==> run a <==
## eth_rx
module eth_rx (
    input wire i_clk,
    input wire i_reset,
    input wire [31:0] i_xver_rx_data,
    output logic [31:0] m00_axis_tdata,
    output logic [3:0] m00_axis_tkeep,
    output logic m00_axis_tvalid,
    output logic m00_axis_tlast,
    output logic m00_axis_tuser
);
make LEC_CHECK=0 CAP_MARGIN=20 CELL_PAD_IN_SITES_DETAIL_PLACEMENT=2 CORE_MARGIN=4 CORE_UTILIZATION=15 GPL_ROUTABILITY_DRIVEN=1 GPL_TIMING_DRIVEN=1 HOLD_SLACK_MARGIN=0.21 MIN_ROUTING_LAYER=met1 PLACE_DENSITY=0.9 SLEW_MARGIN=20 TNS_END_PERCENT=30 finish   # period 6.86 ns
run.sh (not shown) runs the stock make flow with config.mk's settings and CLKGATE_MAP_FILE=.
==> run b (differences from run a) <==
- CELL_PAD_IN_SITES_DETAIL_PLACEMENT: 2 -> 0
- CORE_MARGIN: 4 -> 2
- CORE_UTILIZATION: 15 -> 47
- GPL_ROUTABILITY_DRIVEN: 1 -> not set
- HOLD_SLACK_MARGIN: 0.21 -> 0.25
- MIN_ROUTING_LAYER: met1 -> not set
- PLACE_DENSITY: 0.9 -> not set
- PLACE_DENSITY_LB_ADDON: not set -> 0.06
- TNS_END_PERCENT: 30 -> not set
==> flow/constraint.sdc (replaced) <==
create_clock -name core_clock -period 5.76 [get_ports {i_clk}]
set_input_delay 1.1520 -clock core_clock [delete_from_list [all_inputs] [get_ports {i_clk}]]
set_output_delay 1.1520 -clock core_clock [all_outputs]
set_load 0.01 [all_outputs]
==> notes.md <==
fresh numbers from the pnr run: outcome=no timing/DRC/antenna violations, die area=253000 µm², CP Buf/Inv Count=0, clk tree area frac=3.90%, CP max stage delay=560 ps, Placed Area=41200 µm², Pleak=15.0 nW, Seq pwr share=30.5%, WP depth=17, r2r startpoint=u_rx.rx_crc_input_del[6], RD Place Congestion=1.05, P_comb=4.02 mW, CP required=7370 ps
The numbers above come from run a.

==> notes.md <==
fresh numbers from the pnr run: Seq pwr share=31.7%, CP Buf/Inv Count=2, Placed Area=39500 µm², largest net degree at the start of global routing=71, CP required=6290 ps, die area=80600 µm², Pleak=15.6 nW, r2r startpoint=u_rx.rx_crc_input_del[1], clk tree area frac=4.32%, outcome=no timing/DRC/antenna violations, CP max stage delay=430 ps, RD Place Congestion=1.03, P_comb=4.19 mW
The numbers above come from run b.


==> inputs of job 682 <==
Starting RTL as in the previous note.
export LEC_CHECK = 0
export CAP_MARGIN = 0
export CELL_PAD_IN_SITES_DETAIL_PLACEMENT = 2
export CORE_MARGIN = 7
export CORE_UTILIZATION = 51
export GPL_ROUTABILITY_DRIVEN = 0
export GPL_TIMING_DRIVEN = 1
export MAX_ROUTING_LAYER = met5
export MIN_ROUTING_LAYER = met2
export PLACE_DENSITY = 0.52
export SETUP_SLACK_MARGIN = 1.4
export SLEW_MARGIN = 20
export TNS_END_PERCENT = 70
create_clock -name core_clock -period 5.96 [get_ports {i_clk}]
==> inputs of job 9826, as changes to job 682 <==
==> flow/config.mk (replaced) <==
export PLATFORM = sky130hd
export DESIGN_NAME = eth_rx
export DESIGN_NICKNAME = eth_rx
export VERILOG_FILES = /design/flow/design.v
export SDC_FILE = /design/flow/constraint.sdc
export NUM_CORES = 4
export LEC_CHECK = 0
export ABC_AREA = 1
export CAP_MARGIN = 0
export CELL_PAD_IN_SITES_DETAIL_PLACEMENT = 0
export CORE_MARGIN = 2
export CORE_UTILIZATION = 65
export CTS_CLUSTER_DIAMETER = 354
export GPL_TIMING_DRIVEN = 1
export HOLD_SLACK_MARGIN = 0.29
export PLACE_DENSITY_LB_ADDON = 0.06
export SLEW_MARGIN = 20
==> flow/constraint.sdc (replaced) <==
create_clock -name core_clock -period 8.38 [get_ports {i_clk}]
set_input_delay 1.6760 -clock core_clock [delete_from_list [all_inputs] [get_ports {i_clk}]]
set_output_delay 1.6760 -clock core_clock [all_outputs]
set_load 0.01 [all_outputs]
==> flow_summary.toml <==
# physical design summary
[logic_synthesis]
ys_sh_xor_pct = 3.87
mux_area_share_pct = 0.974
synth.distinct_cells = 69
synth.top_cell.area_share_pct = 24.0
fp_nets = 6231
aoi_share_pct = 21.2
synthCells = 6159
ys_seq_share_pct = 24.0

[floorplan]
chipArea_sq_um = 57200
core_area_sq_um = 54900

[run_status]
status = "complete, no violations"
That was job 9826.
==> flow_summary.toml <==
# flow metrics
[logic_synthesis]
synth_warnings = 43
synth.distinct_cells = 103
synthCells = 4754
mux_area_share_pct = 12.0
top_area_cell = "dfxtp_1"
fp_nets = 4826
ys_sh_xor_pct = 14.7
synthAdderAreaFrac_pct = 1.32
synth.top_cell.area_share_pct = 23.4
aoi_share_pct = 21.5
ys_seq_share_pct = 23.4

[floorplan]
pin_count = 73
chipArea_sq_um = 79900
core_area_sq_um = 71500

[run_status]
error = "[ERROR DPL-0033] detailed placement checks failed during check placement."
status = "aborted with a tool error"
haltStage = "detailed placement (3_5_place_dp)"
That was job 682.

==> inputs of 05-16 <==
Starting RTL as in the previous note.
==> flow/design.v (excerpt) <==
module eth_rx (
    input wire i_clk,
    input wire i_reset,
    input wire [31:0] i_xver_rx_data,
    output logic [31:0] m00_axis_tdata,
    output logic [3:0] m00_axis_tkeep,
    output logic m00_axis_tvalid,
    output logic m00_axis_tlast,
    output logic m00_axis_tuser
);
clock: 6.22 ns
lec_check: 0
cap_margin: 20
core_margin: 10
core_utilization: 69
gpl_routability_driven: 0
max_routing_layer: met4
min_routing_layer: met2
setup_slack_margin: 1.4
slew_margin: 20
tns_end_percent: 100
==> 08-02 (differences from 05-16) <==
- CELL_PAD_IN_SITES_DETAIL_PLACEMENT: not set -> 0
- CORE_MARGIN: 10 -> 2
- CORE_UTILIZATION: 69 -> 72
- CTS_CLUSTER_DIAMETER: not set -> 350
- CTS_CLUSTER_SIZE: not set -> 20
- GPL_ROUTABILITY_DRIVEN: 0 -> not set
- GPL_TIMING_DRIVEN: not set -> 1
- MIN_ROUTING_LAYER: met2 -> not set
- PLACE_DENSITY: not set -> 0.64
- SETUP_SLACK_MARGIN: 1.4 -> not set
- TNS_END_PERCENT: 100 -> not set
==> flow/constraint.sdc (replaced) <==
create_clock -name core_clock -period 5.33 [get_ports {i_clk}]
set_input_delay 1.0660 -clock core_clock [delete_from_list [all_inputs] [get_ports {i_clk}]]
set_output_delay 1.0660 -clock core_clock [all_outputs]
set_load 0.01 [all_outputs]
==> 05-12 (differences from 05-16) <==
- CORE_MARGIN: 10 -> 2
- CORE_UTILIZATION: 69 -> 72
- CTS_CLUSTER_DIAMETER: not set -> 321
- CTS_CLUSTER_SIZE: not set -> 98
- GPL_ROUTABILITY_DRIVEN: 0 -> not set
- MAX_ROUTING_LAYER: met4 -> not set
- MIN_ROUTING_LAYER: met2 -> not set
- SETUP_SLACK_MARGIN: 1.4 -> not set
- TNS_END_PERCENT: 100 -> not set
==> flow/constraint.sdc (replaced) <==
create_clock -name core_clock -period 4.5 [get_ports {i_clk}]
set_input_delay 0.9000 -clock core_clock [delete_from_list [all_inputs] [get_ports {i_clk}]]
set_output_delay 0.9000 -clock core_clock [all_outputs]
set_load 0.01 [all_outputs]
==> 08-01 (differences from 05-16) <==
- CORE_MARGIN: 10 -> 2
- CORE_UTILIZATION: 69 -> 33
- GPL_ROUTABILITY_DRIVEN: 0 -> not set
- MAX_ROUTING_LAYER: met4 -> not set
- MIN_ROUTING_LAYER: met2 -> not set
- SETUP_SLACK_MARGIN: 1.4 -> not set
- TNS_END_PERCENT: 100 -> not set
==> flow/constraint.sdc (replaced) <==
create_clock -name core_clock -period 8.65 [get_ports {i_clk}]
set_input_delay 1.7300 -clock core_clock [delete_from_list [all_inputs] [get_ports {i_clk}]]
set_output_delay 1.7300 -clock core_clock [all_outputs]
set_load 0.01 [all_outputs]
==> results <==
| metric | 05-12 | 08-01 | 08-02 | 05-16 |
|---|---|---|---|---|
| Min Clock Period, post-route | - | 7.413 ns | 5.557 ns | - |
| Die Ht | 230.1 µm | 338.0 µm | 230.1 µm | 251.0 µm |
| Amount of wire on met2 after detailed routing | - | 65.66 mm | 60.89 mm | - |
| Startpoint of the worst setup timing path | - | phy_rx_valid | u_rx.rx_crc_input_del[0] | - |
| Clk network pwr share | - | 31.5% | 19.2% | - |
| Buffers inserted by post-CTS timing repair | 50 | 0 | 21 | 71 |
| Number of H-tree branching levels | 1 | 2 | 1 | 2 |
| Metal3 WL | - | 13.04 mm | 23.16 mm | - |
| Final worst hold slack | - | 0.4541 ns | 0.4661 ns | - |
| Cell type taking the most area | - | logic gates | logic gates | - |
| Routed wire length per instance | - | 24.09 µm | 26.49 µm | - |
| Final ANT Viol Nets | - | 0 | 0 | - |
| Critical path buffer and inverter count | - | 2 | 6 | - |
| Util after Layout | - | 36.72% | 81.95% | - |
| Data arrival at the endpoint of the critical path | - | 7.97 ns | 6.05 ns | - |
| Residual DRC | - | 0 | 0 | - |
| Type of the setup path with the least slack | - | reg2reg | reg2reg | - |
| Int Power | - | 4449 µW | 5974 µW | - |
| Comb power | - | 2700 µW | 4640 µW | - |
| Run status | aborted with a tool error | finished clean | complete, but fails checks | aborted with a tool error |
| Failing step | global routing (5_1_grt) | - | - | global routing (5_1_grt) |
| Reasons for failing layout checks | - | - | setup timing | - |
| Final Hold Fails | - | 0 | 0 | - |
| Proportion of final cell area spent on non-clock buffers | - | 3.393% | 8.811% | - |
| Setup slack, reg-to-reg | - | 1.24 ns | -0.23 ns | - |
| Weighted congestion reported at the end of routability-driven placement | 1.174 | 0.9901 | 1.181 | - |
| Placed insts | 5673 | 6055 | 5501 | 5275 |
| Hold Crit Start | - | u_decoder.internal_orxd[53] | u_lock_state.state[4] | - |
| Count of filler cells inserted in the layout | - | 11460 | 3323 | - |
No activity file was given, so power comes from the tool's default toggle rates.
